== run A ==
## fir
module  fir(
	input clk,
	input rst_n,			
	input enable,
	input [2:0] tap,		 
	input [15:0] data_in,		
	output [17:0] data_out,		
	output complete
);
localparam
a0 = 16'd1,	 
a1 = 16'd2,
a2 = 16'd2,
a3 = 16'd3,
a4 = 16'd3,
a5 = 16'd3;
reg [15:0] data_reg_0;	 
reg [15:0] data_reg_1;
reg [15:0] data_reg_2;
reg [15:0] data_reg_3;
reg [15:0] data_reg_4;
reg [15:0] data_reg_5;
reg [15:0] multiplication_0;	 
reg [15:0] multiplication_1;
reg [15:0] multiplication_2;
reg [15:0] multiplication_3;
reg [15:0] multiplication_4;
reg [15:0] multiplication_5;
reg [16:0] sum_1;	 
reg [16:0] sum_2;
reg [16:0] sum_3;
reg [17:0] result;  
reg mul_stage, add_stage1, add_stage2, output_stage;	 
always @ (posedge clk or negedge rst_n)
    begin
        if(!rst_n)
        	begin
        		mul_stage <= 1'b0;
        		add_stage1 <= 1'b0;
        		add_stage2 <= 1'b0;
				output_stage <= 1'b0;
        	end
        else
        	begin
        			mul_stage <= enable;
        			add_stage1 <= mul_stage;
        			add_stage2 <= add_stage1;
        			output_stage <= add_stage2;
        	end
    end
always @ (posedge clk or negedge rst_n)
    begin
        if(!rst_n)
        	begin
        		data_reg_0 <= 0;
        		data_reg_1 <= 0;
        		data_reg_2 <= 0;
        		data_reg_3 <= 0;
			data_reg_4 <= 0;
        		data_reg_5 <= 0;
        	end
        else
        	begin
				case (tap)
					3'd2:
					begin
						if (enable) 
							begin
								data_reg_0 <= data_in;
								data_reg_1 <= data_reg_0;
							end
						else 
							begin
  ...
==> flow/config.mk <==
export PLATFORM = sky130hd
export DESIGN_NAME = fir
export DESIGN_NICKNAME = fir
export VERILOG_FILES = /design/flow/design.v
export SDC_FILE = /design/flow/constraint.sdc
export NUM_CORES = 4
export LEC_CHECK = 0
export ABC_AREA = 0
export CAP_MARGIN = 5
export CELL_PAD_IN_SITES_DETAIL_PLACEMENT = 1
export CELL_PAD_IN_SITES_GLOBAL_PLACEMENT = 3
export CORE_MARGIN = 2
export CORE_UTILIZATION = 42
export CTS_CLUSTER_SIZE = 25
export GPL_ROUTABILITY_DRIVEN = 0
export GPL_TIMING_DRIVEN = 0
export HOLD_SLACK_MARGIN = 0.14
export MAX_ROUTING_LAYER = met4
export PLACE_DENSITY_LB_ADDON = 0.3
export SLEW_MARGIN = 35
export TNS_END_PERCENT = 95
==> flow/constraint.sdc <==
create_clock -name core_clock -period 2.61 [get_ports {clk}]
set_input_delay 0.5220 -clock core_clock [delete_from_list [all_inputs] [get_ports {clk}]]
set_output_delay 0.5220 -clock core_clock [all_outputs]
set_load 0.01 [all_outputs]
run.sh (not shown) runs the stock make flow with config.mk's settings and CLKGATE_MAP_FILE=.
What the final checks of run A revealed, after a flow that finished every stage, was a layout that fails on negative setup slack.
#### Input delta (run B over run A)
==> flow/config.mk <==
export PLATFORM = sky130hd
export DESIGN_NAME = fir
export DESIGN_NICKNAME = fir
export VERILOG_FILES = /design/flow/design.v
export SDC_FILE = /design/flow/constraint.sdc
export NUM_CORES = 4
export LEC_CHECK = 0
export CAP_MARGIN = 20
export CELL_PAD_IN_SITES_GLOBAL_PLACEMENT = 3
export CORE_MARGIN = 2
export CORE_UTILIZATION = 40
export GPL_TIMING_DRIVEN = 0
export HOLD_SLACK_MARGIN = 0.13
export SLEW_MARGIN = 20
==> flow/constraint.sdc <==
create_clock -name core_clock -period 4.0 [get_ports {clk}]
set_input_delay 0.8000 -clock core_clock [delete_from_list [all_inputs] [get_ports {clk}]]
set_output_delay 0.8000 -clock core_clock [all_outputs]
set_load 0.01 [all_outputs]
==> results <==
Run B finished every step from synthesis to the final layout, and the layout passed the timing, DRC and antenna checks. In the metrics for run B and run A, the one carrying the higher total non-filler cell area in the finished layout is run A. Against run A as the reference, run B delivers a higher flop share of the area. Sort run B and run A by final critical-path share of the clock period, ascending, and run B comes first. Compared with run A, run B improves worst setup slack. Looking at utilization, run B sits 5.5 points below run A. Looking only at data arrival time of the worst path, and setting everything else aside, the lower value of run B and run A goes to run A.
> inputs changed (run B -> run C)
==> flow/config.mk <==
export PLATFORM = sky130hd
export DESIGN_NAME = fir
export DESIGN_NICKNAME = fir
export VERILOG_FILES = /design/flow/design.v
export SDC_FILE = /design/flow/constraint.sdc
export NUM_CORES = 4
export LEC_CHECK = 0
export ABC_AREA = 1
export CAP_MARGIN = 20
export CORE_MARGIN = 2
export CORE_UTILIZATION = 70
export CTS_CLUSTER_SIZE = 25
export SLEW_MARGIN = 20
==> flow/constraint.sdc <==
create_clock -name core_clock -period 2.56 [get_ports {clk}]
set_input_delay 0.5120 -clock core_clock [delete_from_list [all_inputs] [get_ports {clk}]]
set_output_delay 0.5120 -clock core_clock [all_outputs]
set_load 0.01 [all_outputs]
Findings:
- Across run B and run C, a clean result was obtained everywhere but in run C.
- Run C: all stages done; final checks FAILED (negative setup slack).
- Diff run B -> run C: cell area up 17%; final design utilization up 39 points; critical path buffer and inverter count up 1; final-layout worst hold slack up 0.31 ns.
- Cmp run C vs run B: global-route wire length before repair higher in run C
- Multi-input combinational area share ends up higher on run C.
- Going from run B to run C, the detailed-routing iteration count for the pre-antenna-repair pass was found to have gone up by 13.
- Cmp run B and run C / mapped cell area / lower: run B
- Number of max-cap violations of run C is on par with run B.
Modified inputs, run D compared to run C
diff --git a/flow/config.mk b/flow/config.mk
--- a/flow/config.mk
+++ b/flow/config.mk
@@ -6,8 +6,6 @@
 export NUM_CORES = 4
 export LEC_CHECK = 0
-export ABC_AREA = 1
 export CAP_MARGIN = 20
 export CORE_MARGIN = 2
-export CORE_UTILIZATION = 70
-export CTS_CLUSTER_SIZE = 25
+export CORE_UTILIZATION = 40
 export SLEW_MARGIN = 20
==> flow/constraint.sdc <==
create_clock -name core_clock -period 4.0 [get_ports {clk}]
set_input_delay 0.8000 -clock core_clock [delete_from_list [all_inputs] [get_ports {clk}]]
set_output_delay 0.8000 -clock core_clock [all_outputs]
set_load 0.01 [all_outputs]
Notes after the runs:
- Run D finished every stage and its layout cleared the timing, DRC and antenna checks.
- Between run D and run C, it is run D whose share of the clock period used by the worst path is lower, by 31 points.
- The count of final setup violators in run D sits 16 below the value recorded for run C.
- On post-layout minimum cycle time: between run D and run C, it ends up lower for run C.
- Going from run C to run D, cell area shrinks by about 15%.
- Run D: routed length on met1 lower than run C
- Comparing synthesized-area fraction occupied by xor and xnor cells for run D and run C, the bigger number came from run D.
- Delta (run D minus run C): per-instance average area after synthesis saw an increase.
